`design.v`:
```
module mux #(parameter ADDR_WIDTH = 16) (
    output reg  [ADDR_WIDTH -1 :0] out,
    input  wire [ADDR_WIDTH -1 :0] a,
    input  wire [ADDR_WIDTH -1 :0] b,
    input  wire                    sel
);
always @(*) begin
    if (sel) begin
        out = a;
    end
    else begin
        out = b;
    end
end
endmodule
module demux #(parameter ADDR_WIDTH = 16) (
    output reg  [ADDR_WIDTH -1 :0] out1,
    output reg  [ADDR_WIDTH -1 :0] out2,
    input  wire [ADDR_WIDTH -1 :0] in,
    input  wire                    sel
);
always @(*) begin
    out1 = 'd0;
    out2 = 'd0;
    if (sel) begin
        out1 = in;
    end
    else begin
        out2 = in;
    end
end
endmodule
module RoundSaturate #(parameter    IN_WORD_LENGTH    = 9,  IN_INT_LENGTH    = 0, IN_FLOAT_LENGTH    = 8, 
                                    OUT_WORD_LENGTH   = 8, OUT_INT_LENGTH   = 0, OUT_FLOAT_LENGTH   = 7) (
    output reg  signed [OUT_WORD_LENGTH-1:0] i_round_saturated,
    output reg  signed [OUT_WORD_LENGTH-1:0] q_round_saturated,
    input  wire signed [IN_WORD_LENGTH -1:0] i_in,
    input  wire signed [IN_WORD_LENGTH -1:0] q_in
);
wire round_half_up_i;
wire round_half_up_q;
reg saturate_i;
reg saturate_q;
generate
    if (OUT_INT_LENGTH) begin
        assign round_half_up_i    = i_in[IN_FLOAT_LENGTH - OUT_FLOAT_LENGTH -1] && (~i_in[IN_FLOAT_LENGTH + OUT_INT_LENGTH -1 : IN_FLOAT_LENGTH - OUT_FLOAT_LENGTH ]);
        assign round_half_up_q    = q_in[IN_FLOAT_LENGTH - OUT_FLOAT_LENGTH -1] && (~q_in[IN_FLOAT_LENGTH + OUT_INT_LENGTH -1 : IN_FLOAT_LENGTH - OUT_FLOAT_LENGTH ]);
    end
    else begin
        assign round_half_up_i    = i_in[IN_FLOAT_LENGTH - OUT_FLOAT_LENGTH -1] && (~i_in[IN_FLOAT_LENGTH -1 : IN_FLOAT_LENGTH - OUT_FLOAT_LENGTH]); 
        assign round_half_up_q    = q_in[IN_FLOAT_LENGTH - OUT_FLOAT_LENGTH -1] && (~q_in[IN_FLOAT_LENGTH -1 : IN_FLOAT_LENGTH - OUT_FLOAT_LENGTH]);
    end
endgenerate
generate
        if (IN_INT_LENGTH>0 && OUT_INT_LENGTH >0) begin
            always @(*) begin                   
                i_round_saturated = round_half_up_i + {i_in[IN_WORD_LENGTH -1] ,    i_in[IN_FLOAT_LENGTH + OUT_INT_LENGTH -1 : IN_FLOAT_LENGTH ] ,   i_in[ IN_FLOAT_LENGTH -1 : IN_FLOAT_LENGTH - OUT_FLOAT_LENGTH ]};
                q_round_saturated = round_half_up_q + {q_in[IN_WORD_LENGTH -1] ,    q_in[IN_FLOAT_LENGTH + OUT_INT_LENGTH -1 : IN_FLOAT_LENGTH ] ,   q_in[ IN_FLOAT_LENGTH -1 : IN_FLOAT_LENGTH - OUT_FLOAT_LENGTH ]};
                if (i_in[IN_WORD_LENGTH -1]) begin
                    if (!(i_in[IN_FLOAT_LENGTH + IN_INT_LENGTH -1 : IN_FLOAT_LENGTH] == 'd0 || i_in[IN_INT_LENGTH  + IN_FLOAT_LENGTH -1 : IN_FLOAT_LENGTH + OUT_INT_LENGTH] == { ( IN_INT_LENGTH - OUT_INT_LENGTH ) {1'b1} }  )) begin
                        i_round_saturated = {i_in[IN_WORD_LENGTH -1] , { (OUT_WORD_LENGTH -1) {1'b0}} } ;
                    end
                end
                else begin
                    if (i_in[IN_INT_LENGTH  + IN_FLOAT_LENGTH -1 : IN_FLOAT_LENGTH + OUT_INT_LENGTH] ) begin
                       i_round_saturated [OUT_WORD_LENGTH -2:0] = { (OUT_WORD_LENGTH -1) {1'b1}} ;
                    end
                end
                if (q_in[IN_WORD_LENGTH -1]) begin
                    if ((!(q_in[IN_FLOAT_LENGTH + IN_INT_LENGTH -1 : IN_FLOAT_LENGTH] == 'd0 || q_in[IN_INT_LENGTH  + IN_FLOAT_LENGTH -1 : IN_FLOAT_LENGTH + OUT_INT_LENGTH] == { ( IN_INT_LENGTH - OUT_INT_LENGTH ) {1'b1} }  ))) begin
                        q_round_saturated = {q_in[IN_WORD_LENGTH -1] , { (OUT_WORD_LENGTH -1) {1'b0}} } ;
                    end
                end
                else begin
                    if (q_in[IN_INT_LENGTH + IN_FLOAT_LENGTH -1 : IN_FLOAT_LENGTH + OUT_INT_LENGTH]) begin
                       q_round_saturated [OUT_WORD_LENGTH -2:0] = { (OUT_WORD_LENGTH -1) {1'b1}};
                    end
                end 
                if (i_in == { (IN_WORD_LENGTH -1) {1'b1}}) begin
                    i_round_saturated = { (OUT_WORD_LENGTH -1) {1'b0}} ;
                end
                if (q_in == { (IN_WORD_LENGTH -1) {1'b1}}) begin
                    q_round_saturated = { (OUT_WORD_LENGTH -1) {1'b0}};
                end
            end
        end
        else if ((IN_INT_LENGTH>0) && (OUT_INT_LENGTH == 0)) begin
            always @(*) begin
                i_round_saturated = round_half_up_i + {i_in[IN_WORD_LENGTH -1] ,   i_in[ IN_FLOAT_LENGTH -1 : IN_FLOAT_LENGTH - OUT_FLOAT_LENGTH ]};
                q_round_saturated = round_half_up_q + {q_in[IN_WORD_LENGTH -1] ,   q_in[ IN_FLOAT_LENGTH -1 : IN_FLOAT_LENGTH - OUT_FLOAT_LENGTH ]};
                if (i_in[IN_WORD_LENGTH -1]) begin
                    if (!(&i_in[IN_FLOAT_LENGTH + IN_INT_LENGTH -1 : IN_FLOAT_LENGTH])) begin
                        i_round_saturated = {i_in[IN_WORD_LENGTH -1] , { (OUT_WORD_LENGTH -1) {1'b0}} };
                    end
                    if (&i_in[IN_FLOAT_LENGTH + IN_INT_LENGTH -1 : IN_FLOAT_LENGTH - OUT_FLOAT_LENGTH -1]) begin
                        i_round_saturated = { (OUT_WORD_LENGTH -1) {1'b0}};
                    end
                end
                else begin
                    if (i_in[IN_INT_LENGTH  + IN_FLOAT_LENGTH -1 : IN_FLOAT_LENGTH ]) begin
                       i_round_saturated [OUT_WORD_LENGTH -2:0] = { (OUT_WORD_LENGTH -1) {1'b1}}; 
                    end
                    if (&i_in[IN_FLOAT_LENGTH + IN_INT_LENGTH -1 : IN_FLOAT_LENGTH - OUT_FLOAT_LENGTH]) begin
                        i_round_saturated = { (OUT_WORD_LENGTH -1) {1'b1}};
                    end
                end
                if (q_in[IN_WORD_LENGTH -1]) begin
                    if (!(&q_in[IN_FLOAT_LENGTH + IN_INT_LENGTH -1 : IN_FLOAT_LENGTH])) begin
                        q_round_saturated = {q_in[IN_WORD_LENGTH -1] , { (OUT_WORD_LENGTH -1) {1'b0}} };
                    end
                    if (&q_in[IN_FLOAT_LENGTH + IN_INT_LENGTH -1 : IN_FLOAT_LENGTH - OUT_FLOAT_LENGTH -1]) begin
                        q_round_saturated = {(OUT_WORD_LENGTH -1){1'b0}};
                    end
                end
                else begin
                    if (q_in[IN_INT_LENGTH + IN_FLOAT_LENGTH -1 : IN_FLOAT_LENGTH]) begin
                       q_round_saturated [OUT_WORD_LENGTH -2:0] = { (OUT_WORD_LENGTH -1) {1'b1}};
                    end
                    if (&q_in[IN_FLOAT_LENGTH + IN_INT_LENGTH -1 : IN_FLOAT_LENGTH - OUT_FLOAT_LENGTH]) begin
                        q_round_saturated = {(OUT_WORD_LENGTH -1){1'b1}};
                    end
                end  
            end
        end
        else begin
            always @(*) begin
                i_round_saturated =   round_half_up_i +  {i_in[IN_WORD_LENGTH -1] ,i_in[ IN_FLOAT_LENGTH -1 : IN_FLOAT_LENGTH - OUT_FLOAT_LENGTH ]};
                q_round_saturated =   round_half_up_q +  {q_in[IN_WORD_LENGTH -1] ,q_in[ IN_FLOAT_LENGTH -1 : IN_FLOAT_LENGTH - OUT_FLOAT_LENGTH ]};
                if (&i_in[1+ IN_FLOAT_LENGTH -1 : IN_FLOAT_LENGTH - OUT_FLOAT_LENGTH -1]) begin
                    i_round_saturated = { (OUT_WORD_LENGTH -1) {1'b0}};
                end
                if (&q_in[1+ IN_FLOAT_LENGTH -1 : IN_FLOAT_LENGTH - OUT_FLOAT_LENGTH -1]) begin
                    q_round_saturated = { (OUT_WORD_LENGTH -1) {1'b0}};
                end
            end
        end
endgenerate
endmodule
module cmplx_mul #(parameter    IN1_WORD_LENGTH = 16, IN1_INT_LENGTH = 0, IN1_FLOAT_LENGTH = 15,         
                                IN2_WORD_LENGTH = 5,  IN2_INT_LENGTH = 0, IN2_FLOAT_LENGTH = 4,         
                                OUT_WORD_LENGTH = 12, OUT_INT_LENGTH = 0, OUT_FLOAT_LENGTH = 11 ) (     
    output wire signed [OUT_WORD_LENGTH-1:0]    out_i,
    output wire signed [OUT_WORD_LENGTH-1:0]    out_q,
    input  wire signed [IN1_WORD_LENGTH-1:0]    in1_i,
    input  wire signed [IN1_WORD_LENGTH-1:0]    in1_q,
    input  wire signed [IN2_WORD_LENGTH-1:0]    in2_i,
    input  wire signed [IN2_WORD_LENGTH-1:0]    in2_q
);
reg signed [1 + IN1_INT_LENGTH + IN2_INT_LENGTH + 2 + IN1_FLOAT_LENGTH + IN2_FLOAT_LENGTH -1:0] mul_i;
reg signed [1 + IN1_INT_LENGTH + IN2_INT_LENGTH + 2 + IN1_FLOAT_LENGTH + IN2_FLOAT_LENGTH -1:0] mul_q;
reg signed [IN2_WORD_LENGTH-1 +1 :0]    temp1;  
reg signed [IN1_WORD_LENGTH-1 +1 :0]    temp2;  
reg signed [IN1_WORD_LENGTH-1 +1 :0]    temp3;  
reg signed [1 + IN1_INT_LENGTH + IN2_INT_LENGTH + 1 + IN1_FLOAT_LENGTH + IN2_FLOAT_LENGTH -1:0]    temp11;  
reg signed [1 + IN1_INT_LENGTH + IN2_INT_LENGTH + 1 + IN1_FLOAT_LENGTH + IN2_FLOAT_LENGTH -1:0]    temp22; 
reg signed [1 + IN1_INT_LENGTH + IN2_INT_LENGTH + 1 + IN1_FLOAT_LENGTH + IN2_FLOAT_LENGTH -1:0]    temp33; 
always @(*) begin
        temp1 = in2_i + in2_q;
        temp2 = in1_i + in1_q;
        temp3 = in1_q - in1_i;
        temp11 = temp1 * in1_i;
        temp22 = temp2 * in2_q;
        temp33 = temp3 * in2_i;
        mul_i = temp11 - temp22;
        mul_q = temp11 + temp33;
end
RoundSaturate #(    .IN_WORD_LENGTH(1 + IN1_INT_LENGTH + IN2_INT_LENGTH + 2 + IN1_FLOAT_LENGTH + IN2_FLOAT_LENGTH) ,
                    .IN_INT_LENGTH(IN1_INT_LENGTH + IN2_INT_LENGTH + 2),
                    .IN_FLOAT_LENGTH(IN1_FLOAT_LENGTH + IN2_FLOAT_LENGTH),
                    .OUT_WORD_LENGTH(OUT_WORD_LENGTH), 
                    .OUT_INT_LENGTH(OUT_INT_LENGTH), 
                    .OUT_FLOAT_LENGTH(OUT_FLOAT_LENGTH) ) U0_RoundSaturate (
    .i_in(mul_i),
    .q_in(mul_q),
    .i_round_saturated(out_i),
    .q_round_saturated(out_q)
);
endmodule
module radix2 #(parameter   SAMPLE_WORD_LENGTH  = 8, SAMPLE_INT_LENGTH  = 0, SAMPLE_FLOAT_LENGTH  = 7, 
                            TWIDDLE_WORD_LENGTH = 8, TWIDDLE_INT_LENGTH = 0, TWIDDLE_FLOAT_LENGTH = 7) (
    output reg  signed [SAMPLE_WORD_LENGTH -1 :0] out1_i_reg,
    output reg  signed [SAMPLE_WORD_LENGTH -1 :0] out1_q_reg,
    output reg  signed [SAMPLE_WORD_LENGTH -1 :0] out2_i_reg,
    output reg  signed [SAMPLE_WORD_LENGTH -1 :0] out2_q_reg,
    input  wire signed [SAMPLE_WORD_LENGTH -1 :0] in1_i,
    input  wire signed [SAMPLE_WORD_LENGTH -1 :0] in1_q,
    input  wire signed [SAMPLE_WORD_LENGTH -1 :0] in2_i,
    input  wire signed [SAMPLE_WORD_LENGTH -1 :0] in2_q,
    input  wire signed [TWIDDLE_WORD_LENGTH-1 :0] twiddle1_i,
    input  wire signed [TWIDDLE_WORD_LENGTH-1 :0] twiddle1_q,
    input  wire signed [TWIDDLE_WORD_LENGTH-1 :0] twiddle2_i,
    input  wire signed [TWIDDLE_WORD_LENGTH-1 :0] twiddle2_q,
    input  wire                                   ff_en,
    input  wire                                   rst,
    input  wire                                   clk
);
reg  signed [SAMPLE_WORD_LENGTH+1 -1 :0] adder_i_out1,adder_q_out1,adder_i_out2,adder_q_out2;
wire signed [SAMPLE_WORD_LENGTH   -1 :0] out1_i,out1_q,out2_i,out2_q;
always @(posedge clk or negedge rst) begin
    if (!rst) begin
        out1_i_reg <= 'd0;
        out1_q_reg <= 'd0;
        out2_i_reg <= 'd0;
        out2_q_reg <= 'd0;
    end
    else begin
        if (ff_en) begin
            out1_i_reg <= out1_i;
            out1_q_reg <= out1_q;
            out2_i_reg <= out2_i;
            out2_q_reg <= out2_q;
        end
    end
end
always @(*) begin
    adder_i_out1  = in1_i + in2_i;
    adder_q_out1  = in1_q + in2_q;
    adder_i_out2  = in1_i - in2_i;
    adder_q_out2  = in1_q - in2_q;
end
cmplx_mul #(    .IN1_WORD_LENGTH(SAMPLE_WORD_LENGTH+1) , .IN1_INT_LENGTH(SAMPLE_INT_LENGTH+1) , .IN1_FLOAT_LENGTH(SAMPLE_FLOAT_LENGTH ) ,
                .IN2_WORD_LENGTH(TWIDDLE_WORD_LENGTH ) , .IN2_INT_LENGTH(TWIDDLE_INT_LENGTH ) , .IN2_FLOAT_LENGTH(TWIDDLE_FLOAT_LENGTH) ,
                .OUT_WORD_LENGTH(SAMPLE_WORD_LENGTH  ) , .OUT_INT_LENGTH(SAMPLE_INT_LENGTH  ) , .OUT_FLOAT_LENGTH(SAMPLE_FLOAT_LENGTH ) ) 
U1 (
    .out_i (out1_i),
    .out_q (out1_q),
    .in1_i (adder_i_out1),
    .in1_q (adder_q_out1),
    .in2_i (twiddle1_i),
    .in2_q (twiddle1_q)
);
cmplx_mul #(    .IN1_WORD_LENGTH(SAMPLE_WORD_LENGTH+1) , .IN1_INT_LENGTH(SAMPLE_INT_LENGTH+1) , .IN1_FLOAT_LENGTH(SAMPLE_FLOAT_LENGTH ) ,
                .IN2_WORD_LENGTH(TWIDDLE_WORD_LENGTH ) , .IN2_INT_LENGTH(TWIDDLE_INT_LENGTH ) , .IN2_FLOAT_LENGTH(TWIDDLE_FLOAT_LENGTH) ,
                .OUT_WORD_LENGTH(SAMPLE_WORD_LENGTH  ) , .OUT_INT_LENGTH(SAMPLE_INT_LENGTH  ) , .OUT_FLOAT_LENGTH(SAMPLE_FLOAT_LENGTH ) ) 
U2 (                    
    .out_i (out2_i),
    .out_q (out2_q),
    .in1_i (adder_i_out2),
    .in1_q (adder_q_out2),
    .in2_i (twiddle2_i),
    .in2_q (twiddle2_q)
);
endmodule
module fifo #(parameter WORD_LENGTH  = 8, FIFO_DEPTH = 8) (
    output reg  signed [WORD_LENGTH         -1 : 0] data_out,
    output wire                                     empty,
    output wire                                     full,
    output wire        [$clog2(FIFO_DEPTH)  -1 : 0] r_ptr_reg,
    output wire        [$clog2(FIFO_DEPTH)  -1 : 0] w_ptr_reg,
    input  wire signed [WORD_LENGTH         -1 : 0] data_in,
    input  wire                                     w_en,
    input  wire                                     r_en,
    input  wire                                     fft_done,
    input  wire                                     rst,
    input  wire                                     clk
);
localparam PTR_WIDTH = $clog2(FIFO_DEPTH)+1;
reg signed  [WORD_LENGTH -1 : 0] fifo [FIFO_DEPTH -1 : 0];
reg         [PTR_WIDTH   -1 : 0] w_ptr,w_ptr_temp;
reg         [PTR_WIDTH   -1 : 0] r_ptr,r_ptr_temp;
wire                             write;
wire                             read;
always @(posedge clk or negedge rst) begin
    if (!rst) begin
        data_out  <= 'd0;
        w_ptr_temp <= 'd0;
        r_ptr_temp <= 'd0;
    end
    else begin
        w_ptr_temp <= w_ptr;
        r_ptr_temp <= r_ptr;
        if (write) begin
            fifo[w_ptr_temp[PTR_WIDTH-2:0]] <= data_in;
        end
        if (read) begin
            data_out <= fifo[r_ptr_temp[PTR_WIDTH-2:0]];
        end
    end
end
always @(*) begin
    w_ptr = w_ptr_temp;
    r_ptr = r_ptr_temp;
    if (write) begin
        w_ptr = w_ptr_temp + 1'b1;
    end
    if (fft_done) begin
        r_ptr = 'd0;
    end else if (read) begin
        r_ptr = r_ptr_temp + 1'b1;
    end
end
assign full  = (w_ptr_temp[PTR_WIDTH-2:0] == r_ptr_temp[PTR_WIDTH-2:0]) &&  (w_ptr_temp[PTR_WIDTH-1] ^ r_ptr_temp[PTR_WIDTH-1]);
assign empty = (r_ptr_temp == w_ptr_temp);
assign write = w_en && !full;
assign read  = r_en && !empty;
assign w_ptr_reg = w_ptr_temp[$clog2(FIFO_DEPTH)-1 : 0];
assign r_ptr_reg = r_ptr_temp[$clog2(FIFO_DEPTH)-1 : 0];
endmodule
module twiddles #(parameter TWIDDLE_WORD_LENGTH = 8, TWIDDLE_INT_LENGTH = 0, TWIDDLE_FLOAT_LENGTH = 7) (
    output reg  signed  [TWIDDLE_WORD_LENGTH -1 : 0] twiddle_i_reg,
    output reg  signed  [TWIDDLE_WORD_LENGTH -1 : 0] twiddle_q_reg,
    input  wire         [3                   -1 : 0] address,
    input  wire         clk,
    input  wire         rst
);
reg signed [TWIDDLE_WORD_LENGTH -1 : 0] twiddle_i;
reg signed [TWIDDLE_WORD_LENGTH -1 : 0] twiddle_q;
always @(posedge clk or negedge rst) begin
    if (!rst) begin
        twiddle_i_reg <= 'd0;
        twiddle_q_reg <= 'd0;
    end
    else begin
        twiddle_i_reg <= twiddle_i;
        twiddle_q_reg <= twiddle_q;
    end
end
always @(*) begin
    case (address)
        'd0 :   begin 
                    twiddle_i = 8'b01111111; 
                    twiddle_q = 8'b00000000; 
                end
        'd1 :   begin
                    twiddle_i = 8'b01110110;  
                    twiddle_q = 8'b11001111;  
                end
        'd2 :   begin
                    twiddle_i = 8'b01011011;
                    twiddle_q = 8'b10100101;
                end 
        'd3 :   begin
                    twiddle_i = 8'b00110001;  
                    twiddle_q = 8'b10001010;  
                end
        'd4 :   begin
                    twiddle_i = 8'b00000000; 
                    twiddle_q = 8'b10000000; 
                end 
        'd5 :   begin
                    twiddle_i = 8'b11001111; 
                    twiddle_q = 8'b10001010; 
                end 
        'd6 :   begin
                    twiddle_i = 8'b10100101; 
                    twiddle_q = 8'b10100101; 
                end 
        'd7 :   begin
                    twiddle_i = 8'b10001010; 
                    twiddle_q = 8'b11001111; 
                end   
    endcase
end
endmodule
module ctrl #( parameter FIFO_DEPTH = 8) (
    output reg   [3                  -1:0]  twiddle_addr,
    output reg   [5                  -1:0]  counter_r,
    output reg                              fifo1_w_en,
    output reg                              fifo2_w_en,
    output reg                              twiddle_sel,
    output reg                              fifo1_r_en,
    output reg                              fifo2_r_en,
    output wire                             stage_num,
    output wire                             fft_done,
    output wire                             stage4,
    output wire                             idle,
    input  wire  [$clog2(FIFO_DEPTH)  -1:0] r_ptr1,
    input  wire  [$clog2(FIFO_DEPTH)  -1:0] r_ptr2,
    input  wire  [$clog2(FIFO_DEPTH)  -1:0] w_ptr1,
    input  wire  [$clog2(FIFO_DEPTH)  -1:0] w_ptr2,
    input  wire                             fft_strt,
    input  wire                             fifo1_full,
    input  wire                             fifo2_full,
    input  wire                             fifo1_empty,
    input  wire                             fifo2_empty,
    input  wire                             rst,
    input  wire                             clk
);
reg [3 -1 : 0] current_state,next_state;
reg [5 -1 : 0] counter;
reg [2 -1 : 0] stg2_counter,stg2_counter_r;
reg stage1_done, stage2_done, stage3_done, stage4_done ;
localparam  IDLE   = 3'b000,
            STAGE1 = 3'b001,
            STAGE2 = 3'b010,
            STAGE3 = 3'b011,
            STAGE4 = 3'b100;
always @(posedge clk or negedge rst) begin
    if (!rst) begin
        current_state  <= 'd0;
        counter_r      <= 'd0;
        stg2_counter_r <= 'd0;
    end
    else begin
        current_state  <= next_state;
        counter_r      <= counter;
        stg2_counter_r <= stg2_counter;
    end
end
always @(*) begin
    case (current_state)
        IDLE :      begin
                        if (fft_strt) begin
                            next_state = STAGE1;
                            counter = counter_r + 'd1;
                        end
                        else begin
                            next_state = IDLE;
                            counter    = 'd0;
                        end
                        stg2_counter   =  'd0;
                        twiddle_sel    = 1'b1;
                        twiddle_addr   =  'd0;
                        fifo1_w_en     =  'd0;
                        fifo2_w_en     =  'd0;
                        fifo1_r_en     =  'd0;
                        fifo2_r_en     =  'd0;
                        stage1_done    = 1'b0;
                        stage2_done    = 1'b0;
                        stage3_done    = 1'b0;
                        stage4_done    = 1'b0;
                    end
        STAGE1:     begin
                        stage1_done  = (w_ptr2 == 'd8);
                        stage2_done  = 1'b0;
                        stage3_done  = 1'b0;
                        stage4_done  = 1'b0;
                        twiddle_sel  = 1'b0;
                        stg2_counter =  'd0;
                        if (stage1_done) begin
                            next_state = STAGE2;
                            counter    = 'd31;
                        end
                        else begin
                            next_state = STAGE1;
                            counter    = counter_r + 1'b1;
                        end
                        if (counter_r[1:0] == 'd2) begin
                            twiddle_addr = 'd4;
                        end
                        else begin
                            twiddle_addr = 'd0;
                        end
                        fifo1_w_en  =  counter_r[1] && (w_ptr1 != 'd8);
                        fifo2_w_en  = ~counter_r[1] && (counter_r != 'd1);
                        fifo1_r_en  =  'd0;
                        fifo2_r_en  =  'd0; 
                    end
        STAGE2:     begin
                        stage1_done = 1'b0;
                        stage2_done = (r_ptr2 == 'd9) ;
                        stage3_done = 1'b0;
                        stage4_done = 1'b0;
                        if (stage2_done) begin
                            next_state = STAGE3;
                            counter    = 'd0;
                            stg2_counter = 'd0;
                        end
                        else begin
                            next_state = STAGE2;
                            counter    = counter_r + 1'b1;
                            if (stg2_counter_r < 'd3) begin  
                                stg2_counter = stg2_counter_r + 1'b1;
                            end
                            else begin
                                stg2_counter = stg2_counter_r;
                            end
                        end
                        case (counter_r[2:0])
                            'd3:  twiddle_addr = 'd0;
                            'd4:  twiddle_addr = 'd4;
                            'd5:  twiddle_addr = 'd2;
                            'd6:  twiddle_addr = 'd6; 
                            default: twiddle_addr = 'd0;
                        endcase
                        if (counter_r[2:0] > 'd5 ) begin
                            twiddle_sel  = ~counter_r[0];
                        end
                        else begin
                            twiddle_sel  = !(|counter_r[2:0]);
                        end
                        fifo1_w_en   = (counter_r[2:0] > 'd1) && (counter_r[2:0] < 'd6); 
                        fifo2_w_en   = ((counter_r[2:0] > 'd5) || (counter_r[2:0] < 'd2)) && (stg2_counter_r > 'd2);  
                        fifo1_r_en   =  counter_r[0];
                        fifo2_r_en   = ~counter_r[0];
                    end
        STAGE3:     begin
                        stage1_done  = 1'b0;
                        stage2_done  = 1'b0;
                        stage3_done  = (w_ptr2 == 'd7);
                        stage4_done  = 1'b0;
                        if (stage3_done) begin
                            next_state = STAGE4;
                            counter = 'd0;
                        end
                        else begin
                            next_state = STAGE3;
                            counter = counter_r + 'd1;
                        end
                        case (counter_r)
                            'd06:    twiddle_addr = 'd4;
                            'd07:    twiddle_addr = 'd2;
                            'd08:    twiddle_addr = 'd6;
                            'd09:    twiddle_addr = 'd1;
                            'd10:    twiddle_addr = 'd5;
                            'd11:    twiddle_addr = 'd3;
                            'd12:    twiddle_addr = 'd7;
                            default: twiddle_addr = 'd0;
                        endcase
                        stg2_counter =  'd0;
                        if (counter_r > 'd5) begin
                            twiddle_sel  = ~counter_r[0];
                        end 
                        else begin
                            twiddle_sel  = !(|counter_r);
                        end
                        fifo1_w_en   =  (counter_r < 'd8); 
                        fifo2_w_en   =  (counter_r > 'd7) && (counter_r < 'd16);
                        fifo1_r_en   =  counter_r[0];
                        fifo2_r_en   = ~counter_r[0];
                    end
        STAGE4:     begin
                        stage1_done  = 1'b0;
                        stage2_done  = 1'b0;
                        stage3_done  = 1'b0;
                        stage4_done  = (w_ptr2 == 'd0);
                        if (stage4_done) begin
                            next_state  = IDLE;
                            counter     = 'd0;
                        end
                        else begin
                            next_state  = STAGE4;
                            counter     = counter_r + 'd1;
                        end
                        twiddle_addr = 'd0;
                        twiddle_sel  = 'd0;
                        stg2_counter = 'd0;
                        fifo1_w_en   =  (counter_r < 'd8); 
                        fifo2_w_en   =  (counter_r > 'd7) && (counter_r < 'd16);
                        fifo1_r_en   =  counter_r[0];
                        fifo2_r_en   = ~counter_r[0];
                    end
        default:    begin
                        stage1_done  = 1'b0;
                        stage2_done  = 1'b0;
                        stage3_done  = 1'b0;
                        stage4_done  = 1'b0;
                        next_state   = IDLE;
                        counter      = 'd0;
                        twiddle_addr = 'd0;
                        twiddle_sel  = 'd0;
                        stg2_counter = 'd0;
                        fifo1_w_en   = 1'b0; 
                        fifo2_w_en   = 1'b0;
                        fifo1_r_en   = 1'b0;
                        fifo2_r_en   = 1'b0;
        end
    endcase
end
assign stage_num = (current_state[1] | current_state[2]);  
assign fft_done  = stage4_done;
assign stage4    = (current_state == STAGE4);
assign idle      = (current_state == IDLE);
endmodule
module fft #(parameter SAMPLE_WORD_LENGTH  = 8, SAMPLE_INT_LENGTH  = 0, SAMPLE_FLOAT_LENGTH  = 7, FIFO_DEPTH = 16) (
    output wire signed [SAMPLE_WORD_LENGTH -1 : 0]  fifo1_dout_i,
    output wire signed [SAMPLE_WORD_LENGTH -1 : 0]  fifo1_dout_q,
    output wire signed [SAMPLE_WORD_LENGTH -1 : 0]  fifo2_dout_i,
    output wire signed [SAMPLE_WORD_LENGTH -1 : 0]  fifo2_dout_q,
    input  wire signed [SAMPLE_WORD_LENGTH -1 : 0]  din_i,
    input  wire signed [SAMPLE_WORD_LENGTH -1 : 0]  din_q,
    input  wire                                     strt_pulse,
    input  wire                                     valid_in,
    input  wire                                     rst,
    input  wire                                     clk,
    output wire                                     idle,
    output wire                                     res_valid,
    output wire signed [SAMPLE_WORD_LENGTH -1 : 0]  res_i,
    output wire signed [SAMPLE_WORD_LENGTH -1 : 0]  res_q
);
localparam  TWIDDLE_WORD_LENGTH  = 8, 
            TWIDDLE_INT_LENGTH   = 0, 
            TWIDDLE_FLOAT_LENGTH = 7,
            PTR_WIDTH            = $clog2(FIFO_DEPTH);
wire in_sel;
wire signed [SAMPLE_WORD_LENGTH -1 :0] out1_i_reg;
wire signed [SAMPLE_WORD_LENGTH -1 :0] out1_q_reg;
wire signed [SAMPLE_WORD_LENGTH -1 :0] out2_i_reg;
wire signed [SAMPLE_WORD_LENGTH -1 :0] out2_q_reg;
wire signed [SAMPLE_WORD_LENGTH -1 :0] in1_i;
wire signed [SAMPLE_WORD_LENGTH -1 :0] in1_q;
wire signed [SAMPLE_WORD_LENGTH -1 :0] in2_i;
wire signed [SAMPLE_WORD_LENGTH -1 :0] in2_q;
wire signed [SAMPLE_WORD_LENGTH -1 :0] fifo1_din_i;
wire signed [SAMPLE_WORD_LENGTH -1 :0] fifo1_din_q;
wire signed [SAMPLE_WORD_LENGTH -1 :0] fifo2_din_i;
wire signed [SAMPLE_WORD_LENGTH -1 :0] fifo2_din_q;
reg  signed [SAMPLE_WORD_LENGTH -1 :0] din_i_r;
reg  signed [SAMPLE_WORD_LENGTH -1 :0] din_q_r;
wire signed [TWIDDLE_WORD_LENGTH-1 :0] twiddle1_i;
wire signed [TWIDDLE_WORD_LENGTH-1 :0] twiddle1_q;
wire signed [TWIDDLE_WORD_LENGTH-1 :0] twiddle2_i;
wire signed [TWIDDLE_WORD_LENGTH-1 :0] twiddle2_q;
wire signed [SAMPLE_WORD_LENGTH -1 :0] in_i,in_fb_i;
wire signed [SAMPLE_WORD_LENGTH -1 :0] in_q,in_fb_q;
reg valid_in_r,valid_in_r_r,valid_in_r_r_r,strt_pulse_r;
wire [5                  -1 : 0] counter;
wire [SAMPLE_WORD_LENGTH -1 : 0] temp_i, temp_q;
wire [PTR_WIDTH          -1 : 0] r_ptr1,r_ptr2,w_ptr1,w_ptr2;
mux #(.ADDR_WIDTH(SAMPLE_WORD_LENGTH)) mux_U3 (
    .out(in_fb_i),
    .a  (fifo2_dout_i),
    .b  (fifo1_dout_i),
    .sel(counter[0])
);
mux #(.ADDR_WIDTH(SAMPLE_WORD_LENGTH)) mux_U4 (
    .out(in_fb_q),
    .a  (fifo2_dout_q),
    .b  (fifo1_dout_q),
    .sel(counter[0])
);
wire stage_num;
mux #(.ADDR_WIDTH(SAMPLE_WORD_LENGTH)) mux_U5 (
    .out(in_i),
    .a  (in_fb_i),
    .b  (din_i_r),
    .sel(stage_num)
);
mux #(.ADDR_WIDTH(SAMPLE_WORD_LENGTH)) mux_U6 (
    .out(in_q),
    .a  (in_fb_q),
    .b  (din_q_r),
    .sel(stage_num)
);
demux #(.ADDR_WIDTH(SAMPLE_WORD_LENGTH)) demux_U0 (
    .out1(in2_i ),
    .out2(in1_i ),
    .in  (in_i ),
    .sel (counter[0])
);
demux #(.ADDR_WIDTH(SAMPLE_WORD_LENGTH)) demux_U1 (
    .out1(in2_q ),
    .out2(in1_q ),
    .in  (in_q  ),
    .sel (counter[0])
);
reg signed [TWIDDLE_WORD_LENGTH -1 : 0] twiddle1_i_r,twiddle1_q_r;
reg signed [SAMPLE_WORD_LENGTH  -1 : 0] in1_i_r,in1_q_r;
radix2 #(   .SAMPLE_WORD_LENGTH (SAMPLE_WORD_LENGTH), .SAMPLE_INT_LENGTH (SAMPLE_INT_LENGTH), .SAMPLE_FLOAT_LENGTH (SAMPLE_FLOAT_LENGTH),
            .TWIDDLE_WORD_LENGTH(TWIDDLE_WORD_LENGTH), .TWIDDLE_INT_LENGTH(TWIDDLE_INT_LENGTH), .TWIDDLE_FLOAT_LENGTH(TWIDDLE_FLOAT_LENGTH)) radix2_U0 (
    .out1_i_reg(out1_i_reg),
    .out1_q_reg(out1_q_reg),
    .out2_i_reg(out2_i_reg),
    .out2_q_reg(out2_q_reg),
    .in1_i     (in1_i_r),
    .in1_q     (in1_q_r),
    .in2_i     (in2_i),
    .in2_q     (in2_q),
    .twiddle1_i(twiddle1_i_r),
    .twiddle1_q(twiddle1_q_r),
    .twiddle2_i(twiddle2_i),
    .twiddle2_q(twiddle2_q),
    .ff_en     (counter[0]),
    .rst       (rst),
    .clk       (clk)
);
mux #(.ADDR_WIDTH(SAMPLE_WORD_LENGTH)) mux_U0 (
    .out(temp_i),
    .a  (out2_i_reg),
    .b  (out1_i_reg),
    .sel(counter[0])
);
mux #(.ADDR_WIDTH(SAMPLE_WORD_LENGTH)) mux_U1 (
    .out(temp_q),
    .a  (out2_q_reg ),
    .b  (out1_q_reg ),
    .sel(counter[0])
);
wire [SAMPLE_WORD_LENGTH*2 -1 : 0] fifo1_dout,fifo2_dout;
wire fifo1_full,fifo2_full,fifo1_w_en,fifo2_w_en,fifo1_r_en,fifo2_r_en,fifo1_empty,fifo2_empty;
demux #(.ADDR_WIDTH(SAMPLE_WORD_LENGTH)) demux_U2 (
    .out1(fifo1_din_i),
    .out2(fifo2_din_i),
    .in  (temp_i ),
    .sel (fifo1_w_en)
);
demux #(.ADDR_WIDTH(SAMPLE_WORD_LENGTH)) demux_U3 (
    .out1(fifo1_din_q),
    .out2(fifo2_din_q),
    .in  (temp_q ),
    .sel (fifo1_w_en)
);
wire fft_done;
fifo #(.WORD_LENGTH(2 * SAMPLE_WORD_LENGTH), .FIFO_DEPTH(FIFO_DEPTH)) fifo_U0 (
    .data_out  (fifo1_dout),
    .empty     (fifo1_empty),
    .full      (fifo1_full),
    .r_ptr_reg (r_ptr1),
    .w_ptr_reg (w_ptr1),
    .data_in   ({fifo1_din_i,fifo1_din_q}),
    .w_en      (fifo1_w_en && valid_in_r_r_r),
    .r_en      (fifo1_r_en),
    .fft_done  (fft_done),
    .rst       (rst),
    .clk       (clk)
); 
fifo #(.WORD_LENGTH(2 * SAMPLE_WORD_LENGTH), .FIFO_DEPTH(FIFO_DEPTH)) fifo_U1 (
    .data_out  (fifo2_dout),
    .empty     (fifo2_empty),
    .full      (fifo2_full),
    .r_ptr_reg (r_ptr2),
    .w_ptr_reg (w_ptr2),
    .data_in   ({fifo2_din_i,fifo2_din_q}),
    .w_en      (fifo2_w_en && valid_in_r_r_r),
    .r_en      (fifo2_r_en),
    .fft_done  (fft_done),
    .rst       (rst),
    .clk       (clk)
);
wire [TWIDDLE_WORD_LENGTH -1 : 0] twiddle_i_reg,twiddle_q_reg;
wire [3                   -1 : 0] address;
twiddles #(.TWIDDLE_WORD_LENGTH(TWIDDLE_WORD_LENGTH), .TWIDDLE_INT_LENGTH(TWIDDLE_INT_LENGTH), .TWIDDLE_FLOAT_LENGTH(TWIDDLE_FLOAT_LENGTH) ) twiddles_U0 (
    .twiddle_i_reg (twiddle_i_reg),
    .twiddle_q_reg (twiddle_q_reg),
    .address       (address),
    .clk           (clk),
    .rst           (rst)
);
wire            twiddle_sel;
wire            stage4;
ctrl #(.FIFO_DEPTH (FIFO_DEPTH)) ctrl_U0 (
    .twiddle_addr  (address),
    .counter_r     (counter),
    .fifo1_w_en    (fifo1_w_en),
    .fifo2_w_en    (fifo2_w_en),
    .r_ptr1        (r_ptr1),
    .r_ptr2        (r_ptr2),
    .w_ptr1        (w_ptr1),
    .w_ptr2        (w_ptr2),
    .twiddle_sel   (twiddle_sel),
    .fifo1_r_en    (fifo1_r_en),
    .fifo2_r_en    (fifo2_r_en),
    .stage_num     (stage_num),
    .stage4        (stage4),
    .idle          (idle),
    .fft_done      (fft_done),
    .fft_strt   (strt_pulse_r),
    .fifo1_full    (fifo1_full),
    .fifo2_full    (fifo2_full),
    .fifo1_empty   (fifo1_empty),
    .fifo2_empty   (fifo2_empty),
    .rst           (rst),
    .clk           (clk)
);
demux #(.ADDR_WIDTH(TWIDDLE_WORD_LENGTH)) demux_U4 (
    .out1(twiddle1_i ),
    .out2(twiddle2_i ),
    .in  (twiddle_i_reg),
    .sel (twiddle_sel)
);
demux #(.ADDR_WIDTH(TWIDDLE_WORD_LENGTH)) demux_U5 (
    .out1(twiddle1_q ),
    .out2(twiddle2_q ),
    .in  (twiddle_q_reg),
    .sel (twiddle_sel)
);
always @(posedge clk or negedge rst) begin
    if (!rst) begin
        twiddle1_i_r    <= 'd0;
        twiddle1_q_r    <= 'd0;
        in1_i_r         <= 'd0;
        in1_q_r         <= 'd0;
        din_i_r         <= 'd0;
        din_q_r         <= 'd0;
        valid_in_r      <= 'd0;
        valid_in_r_r    <= 'd0;
        valid_in_r_r_r  <= 'd0;
        strt_pulse_r    <= 'd0;
    end
    else begin
        if (twiddle_sel) begin
            twiddle1_i_r <= twiddle1_i;
            twiddle1_q_r <= twiddle1_q;
        end
        in1_i_r        <= in1_i;
        in1_q_r        <= in1_q;
        din_i_r        <= din_i;
        din_q_r        <= din_q;
        valid_in_r     <= valid_in;
        valid_in_r_r   <= valid_in_r;
        valid_in_r_r_r <= valid_in_r_r;
        strt_pulse_r   <= strt_pulse;
    end
end
assign fifo1_dout_i = $signed(fifo1_dout[2*SAMPLE_WORD_LENGTH -1 : SAMPLE_WORD_LENGTH]);
assign fifo1_dout_q = $signed(fifo1_dout[  SAMPLE_WORD_LENGTH -1 : 0                 ]);
assign fifo2_dout_i = $signed(fifo2_dout[2*SAMPLE_WORD_LENGTH -1 : SAMPLE_WORD_LENGTH]);
assign fifo2_dout_q = $signed(fifo2_dout[  SAMPLE_WORD_LENGTH -1 : 0                 ]);
assign res_valid = stage4 && valid_in_r_r_r && ((fifo1_w_en && !fifo1_full) || (fifo2_w_en && !fifo2_full));
assign res_i     = temp_i;
assign res_q     = temp_q;
endmodule
module fft16 (
    input  wire              clk,
    input  wire              rst_n,
    input  wire              start,
    input  wire signed [8:0] din_i,
    input  wire signed [8:0] din_q,
    output wire              ready,
    output wire              dout_valid,
    output wire signed [8:0] dout_i,
    output wire signed [8:0] dout_q
);
wire signed [8:0] fifo1_dout_i, fifo1_dout_q, fifo2_dout_i, fifo2_dout_q;
fft #(.SAMPLE_WORD_LENGTH(9), .SAMPLE_INT_LENGTH(0), .SAMPLE_FLOAT_LENGTH(8), .FIFO_DEPTH(16)) u_fft (
    .fifo1_dout_i (fifo1_dout_i),
    .fifo1_dout_q (fifo1_dout_q),
    .fifo2_dout_i (fifo2_dout_i),
    .fifo2_dout_q (fifo2_dout_q),
    .din_i        (din_i),
    .din_q        (din_q),
    .strt_pulse   (start),
    .valid_in     (1'b1),
    .rst          (rst_n),
    .clk          (clk),
    .idle         (ready),
    .res_valid    (dout_valid),
    .res_i        (dout_i),
    .res_q        (dout_q)
);
endmodule
```
`run.sh`:
```
#!/bin/bash
# the make line also repeats each setting of config.mk as NAME=value (left out here)
make -C /OpenROAD-flow-scripts/flow DESIGN_CONFIG=/design/flow/config.mk WORK_HOME=/design/flow/orfs CLKGATE_MAP_FILE= finish
```
`constraint.sdc`:
```
create_clock -name core_clock -period 8.12 [get_ports {clk}]
set_input_delay 1.6240 -clock core_clock [delete_from_list [all_inputs] [get_ports {clk}]]
set_output_delay 1.6240 -clock core_clock [all_outputs]
set_load 0.01 [all_outputs]
```
`config.mk`:
```
export PLATFORM = sky130hd
export DESIGN_NAME = fft16
export DESIGN_NICKNAME = fft16
export VERILOG_FILES = /design/flow/design.v
export SDC_FILE = /design/flow/constraint.sdc
export NUM_CORES = 4
export LEC_CHECK = 0
export ABC_AREA = 1
export CAP_MARGIN = 20
export CORE_MARGIN = 2
export CORE_UTILIZATION = 72
export SLEW_MARGIN = 20
```
==> ds_physical_params.txt, run 1 <==
Implementation parameters

Parameter                              Value

Floorplan
  Die ar. .................. 0.0781 sq mm
  Die Width .................. 279 microns
  Total I/O pin count .................. 41
  Core Region .................. around 0.075 sq mm
  Die Y .................. 279 microns
  Number of core rows .................. 100
  Floorplan core density .................. 73.0%

Run status
  Fail Step .................. global routing (5_1_grt)
  Result of the run .................. aborted with a tool error
  Error message .................. [ERROR GRT-0232] Routing congestion too high. Check the congestion heatmap in the GUI.

Clock network
  Root buffer cell .................. clkbuf_16
  TritonCTS sink count .................. 744
  H-tree Lvls .................. 3
  Total CTS buffers .................. just over 70
  Number of buffers on the longest clock path .................. 3
  Quantity of hold-fixing buffers added after cts .................. 0

Synthesis
  Yosys cell count .................. 5,897
  Cell types with the highest counts after synthesis .................. nand2_1, inv_1, edfxtp_1
  Net count of the mapped netlist .................. 6,722
  Post-synthesis cell type with the largest combined area .................. edfxtp_1
  Total number of yosys warnings .................. 11
  Main area contributors .................. edfxtp_1, fa_1, nand2_1
  Most repeated cell in the gate-level netlist after synthesis .................. nand2_1
  Main kind of combinational logic by area .................. adder cells
  Unique masters post-synth .................. 70
  #FFs+latches synth .................. 744
  Most used DFF post-synth .................. edfxtp_1
  Async SR Flop Fraction .................. 22.6%
  Share of synthesized cell area in and-or and or-and compound cells .................. under 10%
  Mux share of post-synthesis cell area .................. 0.0183%
  Number of enable flip-flop cells .................. 576
  Share of the synthesized area in the top cell type .................. a little under a third
  Chip Area, Yosys .................. 0.0546 sq mm
  Adder-Cell Fraction of Synth Area .................. 24.1%
  Avg Synthesized Cell Area .................. 9.26 sq um
  Post-Syn Area .................. 0.0546 sq mm
  XOR/XNOR Area Share .................. 3.21%
  Number of instances in the synthesized netlist .................. 5,897
  Post-synthesis simple-gate area fraction .................. 17.8%
  Sequential area share after synthesis .................. 39.4%

Global route
  Overall global routing resource usage .................. 83.8%
  Overall overflow remaining after global route .................. 884

Placed design
  Cell area reported after detailed placement .................. 0.0635 sq mm
  Placer congestion estimate .................. 1.05
  Port Buffer Count .................. 40
  Post-DP HPWL .................. 135 mm
[layer usage]
| layer | overflow | global-route usage (%) |
|---|---|---|
| met5 | 5 | 45.7 |
| met4 | 283 | 85.6 |
| met3 | 19 | 70.9 |
| met2 | 558 | 98.7 |
| met1 | 19 | 82.1 |
[what timing repair did]
action                     CTS
setup buffers              122
setup endpoints to repair   36
resized                    451
gates cloned                 2
pin swaps                  334
[metrics by stage]
step	std cells	util (%)	worst slack, ns
after floorplan	5897	-	-0.750
after global placement	7670	84.8	-1.44
after detailed placement	7671	84.8	-1.61
after CTS	7914	91.7	-1.30
==> run 2: changes to the inputs <==
- CTS_CLUSTER_DIAMETER: default -> 372
- PLACE_DENSITY: default -> 0.42
- clock period: 8.12 -> 4.32 ns (I/O delays scaled with it)
==> run 2 against run 1 <==
The flow again stops in global routing (5_1_grt); synthesized cell count is the same; synthesized area is the same; die area unchanged.
==> ds_physical_params.txt, run 2 <==
Implementation parameters

Parameter                              Value

Synthesis
  Post-synthesis cell type with the largest combined area .................. edfxtp_1
  Net count of the mapped netlist .................. 6,722
  Number of instances in the synthesized netlist .................. 5,897
  Yosys cell count .................. 5,897
  Share of the synthesized area in the top cell type .................. 31.7%
  Chip Area, Yosys .................. 0.0546 sq mm
  Most used DFF post-synth .................. edfxtp_1
  Unique masters post-synth .................. about 70
  #FFs+latches synth .................. 744
  Cell types with the highest counts after synthesis .................. nand2_1, inv_1, edfxtp_1
  Async SR Flop Fraction .................. 22.6%
  Number of enable flip-flop cells .................. 576
  Main area contributors .................. edfxtp_1, fa_1, nand2_1
  Mux share of post-synthesis cell area .................. 0.0183%
  Main kind of combinational logic by area .................. adder cells
  Post-synthesis simple-gate area fraction .................. between 15 and 20%
  Adder-Cell Fraction of Synth Area .................. between 20 and 25%
  Sequential area share after synthesis .................. 39.4%
  Total number of yosys warnings .................. 11
  Share of synthesized cell area in and-or and or-and compound cells .................. 7.44%
  Avg Synthesized Cell Area .................. 9.26 sq um
  Most repeated cell in the gate-level netlist after synthesis .................. nand2_1
  Post-Syn Area .................. about 0.055 sq mm
  XOR/XNOR Area Share .................. 3.21%

Floorplan
  Core Region .................. approximately 0.075 sq mm
  Number of core rows .................. 100
  Floorplan core density .................. 73.0%
  Die ar. .................. 0.0781 sq mm
  Total I/O pin count .................. ~41
  Die Y .................. roughly 280 microns
  Die Width .................. 279 microns

Clock network
  Root buffer cell .................. clkbuf_16
  TritonCTS sink count .................. roughly 740
  H-tree Lvls .................. 3
  Total CTS buffers .................. roughly 74
  Number of buffers on the longest clock path .................. 3
  Quantity of hold-fixing buffers added after cts .................. 0

Global route
  Overall global routing resource usage .................. 71.9%
  Overall overflow remaining after global route .................. between 300 and 400

Run status
  Fail Step .................. global routing (5_1_grt)
  Result of the run .................. aborted with a tool error
  Error message .................. [ERROR GRT-0116] Global routing finished with congestion. Check the congestion regions in the DRC Viewer.

Placed design
  Port Buffer Count .................. approximately 40
  Placer congestion estimate .................. 1.02
  Post-DP HPWL .................. 139 mm
run 2: layer usage:
layer / GRT overflow / global-route usage (%)
met1: 2 / 72.0
met2: 205 / 92.0
met3: 10 / 55.1
met4: 160 / 66.6
met5: 2 / 24.8
run 2: through the flow:
stage | std cells | worst slack, ns | area [sq um] | hold slack (ns)
4_1_cts | 8033 | -5.16 | 69400 | 0.106
3_5_place_dp | 7760 | -5.74 | 64200 | 0.337
3_3_place_gp | 7760 | -5.31 | 64200 | 0.333
2_1_floorplan | 5897 | -4.55 | 55700 | 0.331
run 2: what timing repair did:
| item | in CTS |
|---|---|
| cloned | 3 |
| setup buffers | 133 |
| pin swaps | 212 |
| resized | 387 |
| setup endpoints to repair | 37 |
==> run 3: changes to the inputs <==
- CORE_UTILIZATION: 72 -> 71
- CTS_CLUSTER_DIAMETER: 372 -> default
- CTS_CLUSTER_SIZE: default -> 34
- PLACE_DENSITY: 0.42 -> default
- SETUP_SLACK_MARGIN: default -> 2.23
- clock period: 4.32 -> 8.43 ns (I/O delays scaled with it)
==> run 3 against run 2 <==
Die area is 1.4% higher; synthesized cell count stayed put; synthesized area stayed put; now fails the layout checks on capacitance limit, slew limit, setup timing.
==> ds_physical_params.txt, run 3 <==
Physical design parameters

Parameter                              Value

Run status
  Result of the run .................. complete, but fails checks
  Layout check faults ............. capacitance limit, slew limit, setup timing

Setup path
  Critical Path Sink .................. u_fft.radix2_U0.out1_q_reg[8]$_DFFE_PN0P_
  Startpoint-to-endpoint class of the critical path .................. register to register
  Buffer and inverter count on the worst path .................. 9
  Endpoint of the lowest-slack register-to-register path .................. u_fft.radix2_U0.out1_q_reg[8]$_DFFE_PN0P_
  Worst EP arrival .................. 10.81 ns
  Kind of capture point of the worst setup path .................. register
  Critical path fanouts, max .................. 7
  Levels on crit path .................. 55
  R2r worst-path depth .................. about 55
  Worst reg2reg path startpoint .................. u_fft.ctrl_U0.counter_r[0]$_DFF_PN0_
  CP startpoint .................. u_fft.ctrl_U0.counter_r[0]$_DFF_PN0_
  Crit path max-delay cell type .................. dfrtp_4
  Top Family by Delay on Critical Path .................. adder cells
  Register-to-register setup slack .................. -1.86 ns
  Nature of the critical path startpoint .................. register
  Highest cell delay on the worst timing path .................. 0.55 ns
  Critical path required time .................. 8.95 ns

Route
  Average wire per standard cell .................. 27.5 microns
  Post-route DRC violation count .................. 0
  Routed Antenna Nets .................. 0
  Routed via count divided by cell count .................. about 6.7
  Vias .................. 53.9k
  Drt total wl .................. 221 mm
  Count of TritonRoute iterations in the first routing pass .................. 12
  Violation count after the first detailed-route iteration .................. 9,071

Clock network
  TritonCTS clock tree .................. built
  Clock transition time at the flip-flop clock pins of the worst setup and hold paths .................. 0.06 ns
  Root buffer cell .................. clkbuf_16
  Total CTS buffers .................. 71
  H-tree Lvls .................. 3
  Quantity of hold-fixing buffers added after cts .................. 0
  TritonCTS sink count .................. 744
  Number of buffers on the longest clock path .................. 3
  Worst-Skew Late Latency .................. approximately 0.67 ns

Job
  Max-Cap Viols .................. 3
  Tool warnings .................. 92

Synthesis
  #FFs+latches synth .................. between 700 and 800
  Unique masters post-synth .................. 70
  Sequential area share after synthesis .................. 39.4%
  Post-Syn Area .................. 0.0546 sq mm
  Share of the synthesized area in the top cell type .................. 31.7%
  Most repeated cell in the gate-level netlist after synthesis .................. nand2_1
  Main area contributors .................. edfxtp_1, fa_1, nand2_1
  Share of synthesized cell area in and-or and or-and compound cells .................. 7.44%
  Most used DFF post-synth .................. edfxtp_1
  Number of instances in the synthesized netlist .................. just under 6k
  Avg Synthesized Cell Area .................. a little over 9 sq um
  Cell types with the highest counts after synthesis .................. nand2_1, inv_1, edfxtp_1
  Main kind of combinational logic by area .................. adder cells
  Number of enable flip-flop cells .................. 576
  Total number of yosys warnings .................. 11
  Yosys cell count .................. ~5.9k
  Async SR Flop Fraction .................. 22.6%
  Net count of the mapped netlist .................. 6,722
  Post-synthesis cell type with the largest combined area .................. edfxtp_1
  XOR/XNOR Area Share .................. 3.21%
  Post-synthesis simple-gate area fraction .................. between 15 and 20%
  Mux share of post-synthesis cell area .................. 0.0183%
  Chip Area, Yosys .................. 0.0546 sq mm
  Adder-Cell Fraction of Synth Area .................. 24.1%

STA
  Final setup viols .................. 36
  Minimum setup slack in the final design .................. -1.86 ns
  Hold violation count in the final report .................. 0
  Slew Limit Fails .................. 22
  Period utilization .................. 122%
  Worst Max-Slew Pin Slew .................. 1.95 ns
  Final Skew .................. 0.0355 ns
  Minimum period implied by the final worst setup slack .................. around 10 ns
  RSZ-0062 raised after global routing .................. true
  Worst hold slack .................. 0.351 ns
  Worst slew slack as a fraction of its limit .................. -33.4%
  Highest clock rate .................. 0.0972 GHz

Placed design
  Cell area reported after detailed placement .................. 0.0638 sq mm
  Port Buffer Count .................. 40
  Post-DP HPWL .................. about 130 mm
  Number of cells after detailed placement .................. 7,764
  Placer congestion estimate .................. 1.01
  Minimum setup slack after placement .................. -1.31 ns

Floorplan
  Die ar. .................. between 0.07 and 0.08 sq mm
  Core Region .................. 0.0761 sq mm
  Die Y .................. 281 microns
  Total I/O pin count .................. 41
  Number of core rows .................. between 100 and 150
  Die Width .................. 281 microns
  Floorplan core density .................. 71.8%

Cells and area
  Syn-to-layout area delta .................. 27.9%
  Fin nets .................. 7,776
  Cell area after layout .................. 0.0699 sq mm
  Final cell count without fillers .................. 8,053

Hold path
  Min-Delay Path Depth .................. 0
  Worst Hold Endpoint .................. u_fft.valid_in_r_r_r$_DFF_PN0_
  Path type of the worst min-delay path .................. register to register
  Origin of the worst min-delay path .................. u_fft.valid_in_r_r$_DFF_PN0_

Global route
  First-pass GRT wire length .................. between 200 and 300 mm
  Pin count of the biggest net entering global routing .................. 67
  Antenna violations before repair .................. 23
  Overall global routing resource usage .................. 50.5%
  Overall overflow remaining after global route .................. 0
  Via count of the first global-routing pass .................. 53.3k
run 3: layout make-up:
cell class              count  area [sq um]
diodes                     14          35.0
clock buffers              92          1980
clock inverters            39           478
fillers                  2836          6220
inverters                1060          4040
multi-input cells        3984         32000
flip-flops and latches    744         21500
well taps                1030          1290
repair buffers           1090          8520
run 3: layer usage:
metal	track usage (%)	vias up	part of all wire, %
met1	58.0	24800	29
li1	-	21200	-
met3	19.6	2190	17
met2	77.9	5740	43
met5	1.40	-	0.12
met4	35.5	28	11
run 3: repair_timing:
item / in CTS / in global routing
gates resized: 252 / 327
setup endpoints to repair: 36 / 36
pin swaps: 139 / 250
gates cloned: 0 / 1
endpoints found under the hold margin: 0 / 0
buffers inserted: 91 / 50
run 3: through the flow:
stage / utilization, % / setup TNS (ns)
3_5_place_dp: 83.9 / -40.62
6_report: 91.8 / -59.13
5_1_grt: 91.8 / -68.90
2_1_floorplan: - / -6.47
4_1_cts: 89.4 / -26.87
3_3_place_gp: 83.9 / -33.02
==> run 4: changes to the inputs <==
- CAP_MARGIN: 20 -> 35
- CELL_PAD_IN_SITES_DETAIL_PLACEMENT: default -> 1
- CORE_MARGIN: 2 -> 7
- CORE_UTILIZATION: 71 -> 28
- CTS_CLUSTER_SIZE: 34 -> 64
- GPL_ROUTABILITY_DRIVEN: default -> 0
- GPL_TIMING_DRIVEN: default -> 1
- MAX_ROUTING_LAYER: default -> met4
- MIN_ROUTING_LAYER: default -> met2
- PLACE_DENSITY_LB_ADDON: default -> 0.28
- SETUP_SLACK_MARGIN: 2.23 -> -0.36
- SLEW_MARGIN: 20 -> 0
- clock period: 8.43 -> 7.49 ns (I/O delays scaled with it)
==> run 4 against run 3 <==
The layout fails its checks (setup timing); routed wire length is 3.2% lower; clock skew rose by 0.038 ns; critical path depth grew 5; flip-flop count stayed put; final area is 6.1% higher; clock-buffer cell count grew 3; first-iteration DRC count rose by 28%; highest routed layer is now met4.
==> ds_physical_params.txt, run 4 <==
Physical design parameters

Parameter                              Value

Synthesis
  Yosys cell count .................. 5,897
  Total number of yosys warnings .................. 11
  Most used DFF post-synth .................. edfxtp_1
  Cell types with the highest counts after synthesis .................. nand2_1, inv_1, edfxtp_1
  Share of synthesized cell area in and-or and or-and compound cells .................. 7.44%
  Avg Synthesized Cell Area .................. about 9 sq um
  Mux share of post-synthesis cell area .................. 0.0183%
  Sequential area share after synthesis .................. approximately 39%
  Most repeated cell in the gate-level netlist after synthesis .................. nand2_1
  Async SR Flop Fraction .................. 22.6%
  XOR/XNOR Area Share .................. 3.21%
  Share of the synthesized area in the top cell type .................. roughly a third
  Number of instances in the synthesized netlist .................. 5,897
  Main kind of combinational logic by area .................. adder cells
  Post-synthesis simple-gate area fraction .................. 17.8%
  Main area contributors .................. edfxtp_1, fa_1, nand2_1
  Chip Area, Yosys .................. 0.0546 sq mm
  Number of enable flip-flop cells .................. 576
  Net count of the mapped netlist .................. a little under 7k
  Post-synthesis cell type with the largest combined area .................. edfxtp_1
  Post-Syn Area .................. 0.0546 sq mm
  Adder-Cell Fraction of Synth Area .................. approximately 24%
  Unique masters post-synth .................. 70
  #FFs+latches synth .................. 744

STA
  Final setup viols .................. 36
  Worst hold slack .................. between 0.3 and 0.4 ns
  Final Skew .................. 0.0734 ns
  Minimum setup slack in the final design .................. -2.31 ns
  Worst slew slack as a fraction of its limit .................. 30.5%
  Period utilization .................. 131%
  Highest clock rate .................. 0.102 GHz
  Minimum period implied by the final worst setup slack .................. roughly 9.8 ns
  Worst Max-Slew Pin Slew .................. between 1 and 1.5 ns
  RSZ-0062 raised after global routing .................. true
  Slew Limit Fails .................. 0
  Hold violation count in the final report .................. 0
  Final sum of negative setup slack .................. -75.86 ns

Setup path
  Endpoint of the lowest-slack register-to-register path .................. u_fft.radix2_U0.out2_q_reg[8]$_DFFE_PN0P_
  R2r worst-path depth .................. 60
  Nature of the critical path startpoint .................. register
  Critical path fanouts, max .................. 6
  Critical path required time .................. 8.13 ns
  Crit path max-delay cell type .................. fa_1
  Critical Path Sink .................. u_fft.radix2_U0.out2_q_reg[8]$_DFFE_PN0P_
  Startpoint-to-endpoint class of the critical path .................. register to register
  Top Family by Delay on Critical Path .................. adder cells
  Worst EP arrival .................. 10.44 ns
  Buffer and inverter count on the worst path .................. 14
  Worst reg2reg path startpoint .................. u_fft.ctrl_U0.current_state[2]$_DFF_PN0_
  Levels on crit path .................. 60
  Kind of capture point of the worst setup path .................. register
  CP startpoint .................. u_fft.ctrl_U0.current_state[2]$_DFF_PN0_
  Register-to-register setup slack .................. -2.31 ns
  Highest cell delay on the worst timing path .................. between 0.5 and 0.6 ns

Job
  Max-Cap Viols .................. 0
  Tool warnings .................. 90

Placed design
  Cell area reported after detailed placement .................. 0.0667 sq mm
  Post-DP HPWL .................. ~150 mm
  Port Buffer Count .................. 40
  Minimum setup slack after placement .................. -2.59 ns

Floorplan
  Number of core rows .................. ~160
  Core Region .................. 0.193 sq mm
  Die Y .................. 456 microns
  Die ar. .................. 0.208 sq mm
  Floorplan core density .................. approximately 28%
  Total I/O pin count .................. 41
  Die Width .................. 456 microns

Cells and area
  Cell area after layout .................. between 0.07 and 0.08 sq mm
  Syn-to-layout area delta .................. 35.7%
  Fin nets .................. 7,886

Clock network
  Total CTS buffers .................. between 70 and 80
  Quantity of hold-fixing buffers added after cts .................. 0
  Root buffer cell .................. clkbuf_16
  Clock transition time at the flip-flop clock pins of the worst setup and hold paths .................. 0.07 ns
  Worst-Skew Late Latency .................. roughly 0.74 ns
  H-tree Lvls .................. 3
  Number of buffers on the longest clock path .................. 3
  TritonCTS clock tree .................. built
  TritonCTS sink count .................. 744

Route
  Violation count after the first detailed-route iteration .................. approximately 12k
  Vias .................. between 60k and 70k
  Drt total wl .................. 214 mm
  Routed via count divided by cell count .................. 6.66
  Count of TritonRoute iterations in the first routing pass .................. 11
  Routed Antenna Nets .................. 0
  Post-route DRC violation count .................. 0
  Average wire per standard cell .................. 22.1 microns

Run status
  Result of the run .................. complete, but fails checks
  Layout check faults ............. setup timing

Global route
  Overall global routing resource usage .................. 30.3%
  Overall overflow remaining after global route .................. 0
  Antenna violations before repair .................. 0
  Via count of the first global-routing pass .................. 73.9k
  Pin count of the biggest net entering global routing .................. 57
  First-pass GRT wire length .................. 310 mm

Hold path
  Min-Delay Path Depth .................. 0
  Origin of the worst min-delay path .................. u_fft.valid_in_r_r$_DFF_PN0_
  Path type of the worst min-delay path .................. register to register
  Worst Hold Endpoint .................. u_fft.valid_in_r_r_r$_DFF_PN0_
run 4: stage by stage:
| step | util [%] | std cells |
|---|---|---|
| after global placement | 34.5 | 9366 |
| after detailed placement | 34.5 | 9377 |
| after CTS | 36.8 | 9585 |
| after floorplan | - | 5897 |
| after global routing | 38.3 | 9653 |
| final | 38.4 | 9666 |
run 4: repair_timing:
action                                  in CTS  in global routing
endpoints found under the setup margin      36                 36
buffers inserted                            66                 76
resized                                    217                602
pin swaps                                   99                405
cloned                                       1                  0
run 4: per-layer routing:
| layer | routed length (microns) | track usage [%] |
|---|---|---|
| met4 | 22300 | 6.11 |
| met1 | 0 | - |
| met5 | 0 | - |
| met3 | 86900 | 39.6 |
| met2 | 105000 | 35.0 |
run 4: cell type report:
class	instances	area [sq um]
Tap cell	2526	3160
Clock inverter	51	716
Sequential cell	744	21500
Inverter	1060	4040
Clock buffer	95	2050
Multi-Input combinational cell	3984	33100
Antenna cell	13	32.5
Fill cell	22000	119000
Timing Repair Buffer	1193	9490
==> run 5: changes to the inputs <==
- ABC_AREA: 1 -> default
- CAP_MARGIN: 35 -> 20
- CELL_PAD_IN_SITES_DETAIL_PLACEMENT: 1 -> default
- CORE_MARGIN: 7 -> 2
- CORE_UTILIZATION: 28 -> 68
- CTS_CLUSTER_SIZE: 64 -> 98
- GPL_ROUTABILITY_DRIVEN: 0 -> default
- GPL_TIMING_DRIVEN: 1 -> default
- MAX_ROUTING_LAYER: met4 -> default
- MIN_ROUTING_LAYER: met2 -> default
- PLACE_DENSITY: default -> 0.35
- PLACE_DENSITY_LB_ADDON: 0.28 -> default
- SETUP_SLACK_MARGIN: -0.36 -> default
- SLEW_MARGIN: 0 -> 20
- TNS_END_PERCENT: default -> 30
- clock period: 7.49 -> 8.01 ns (I/O delays scaled with it)
==> run 5 against run 4 <==
Still fails the layout checks on setup timing; synthesized cell count is 18% lower; maximum frequency fell by 0.42%; register-to-register slack gained 0.48 ns; worst hold slack better by 0.0011 ns; final cell count shrank 29%; setup slack improved by 0.48 ns; clock skew fell by 0.028 ns; clock-buffer cell count down 5; die area decreased by 61%; routed wire length fell by 25%; via count is 35% lower.
==> ds_physical_params.txt, run 5 <==
Physical design parameters

Parameter                              Value

Global route
  Via count of the first global-routing pass .................. around 43k
  Pin count of the biggest net entering global routing .................. between 60 and 70
  Antenna violations before repair .................. 2
  First-pass GRT wire length .................. between 200 and 250 mm

Run status
  Result of the run .................. complete, but fails checks
  Layout check faults ............. setup timing

Clock network
  Worst-Skew Late Latency .................. 0.65 ns
  Total CTS buffers .................. 74
  TritonCTS clock tree .................. built
  Number of buffers on the longest clock path .................. 3
  H-tree Lvls .................. 3
  Clock transition time at the flip-flop clock pins of the worst setup and hold paths .................. 0.06 ns

Cells and area
  Final cell count without fillers .................. approximately 6.8k
  Syn-to-layout area delta .................. 24.6%
  Fin nets .................. 6,549

Job
  Max-Cap Viols .................. 0

Synthesis
  XOR/XNOR Area Share .................. 4.91%
  Total number of yosys warnings .................. 11
  Share of the synthesized area in the top cell type .................. between 30% and 40%
  Most used DFF post-synth .................. edfxtp_1
  Main kind of combinational logic by area .................. adder cells
  Mux share of post-synthesis cell area .................. less than 1%
  Unique masters post-synth .................. 107
  Yosys cell count .................. approximately 4.8k
  Async SR Flop Fraction .................. between 20% and 30%
  Post-synthesis cell type with the largest combined area .................. edfxtp_1

Route
  Routed via count divided by cell count .................. 6.15
  Average wire per standard cell .................. 23.7 microns
  Drt total wl .................. 161 mm
  Violation count after the first detailed-route iteration .................. 4,557
  Count of TritonRoute iterations in the first routing pass .................. 6

Setup path
  Levels on crit path .................. ~45
  Register-to-register setup slack .................. -1.84 ns
  Crit path max-delay cell type .................. fa_1
  Worst EP arrival .................. 10.30 ns
  CP startpoint .................. u_fft.ctrl_U0.counter_r[0]$_DFF_PN0_
  Critical path required time .................. between 8 and 9 ns
  Kind of capture point of the worst setup path .................. register
  Startpoint-to-endpoint class of the critical path .................. register to register
  Critical Path Sink .................. u_fft.radix2_U0.out2_q_reg[0]$_DFFE_PN0P_
  Critical path fanouts, max .................. 8

STA
  Period utilization .................. 123%
  Worst slew slack as a fraction of its limit .................. 17.8%
  Final Skew .................. approximately 0.045 ns
  Final setup viols .................. 36
  Minimum setup slack in the final design .................. -1.84 ns
  Highest clock rate .................. 0.102 GHz
  Slew Limit Fails .................. 0
  Worst Max-Slew Pin Slew .................. 1.23 ns

Floorplan
  Core Region .................. between 0.07 and 0.08 sq mm
  Die Y .................. 283 microns
  Die ar. .................. between 0.08 and 0.09 sq mm
  Die Width .................. 283 microns
  Number of core rows .................. between 100 and 150
  Floorplan core density .................. 68.5%

Hold path
  Min-Delay Path Depth .................. 0
  Worst Hold Endpoint .................. u_fft.valid_in_r_r$_DFF_PN0_
  Origin of the worst min-delay path .................. u_fft.valid_in_r$_DFF_PN0_

Placed design
  Port Buffer Count .................. 40
  Placer congestion estimate .................. 0.995
  Cell area reported after detailed placement .................. 0.0611 sq mm
-- run 5: routing by layer --
metal / track usage (%) / wire, microns / up-vias
met1: 52.1 / 59000 / 20400
met5: 0 / 13 / -
met3: 7.87 / 16300 / 635
met2: 63.0 / 75100 / 2494
li1: - / - / 18300
met4: 23.9 / 11000 / 2
-- run 5: per-stage QoR --
stage | utilization [%] | TNS, ns
final | 85.4 | -58.28
after global routing | 85.4 | -68.71
after CTS | 84.0 | -50.55
after detailed placement | 79.1 | -60.21
after global placement | 79.1 | -54.64
after floorplan | - | -47.79
-- run 5: what timing repair did --
action,in CTS,in global routing
pin swaps,116,135
cloned,2,0
endpoints found under the hold margin,0,0
gates resized,176,163
endpoints found under the setup margin,36,36
setup buffers,69,28
hold buffers,0,0
-- run 5: layout make-up --
cell class / count / area, sq um
multi-input cells: 3265 / 30600
flip-flops and latches: 744 / 21500
fillers: 4053 / 11300
repair buffers: 979 / 7650
inverters: 660 / 2500
clock buffers: 90 / 1960
well taps: 1040 / 1300
clock inverters: 40 / 447
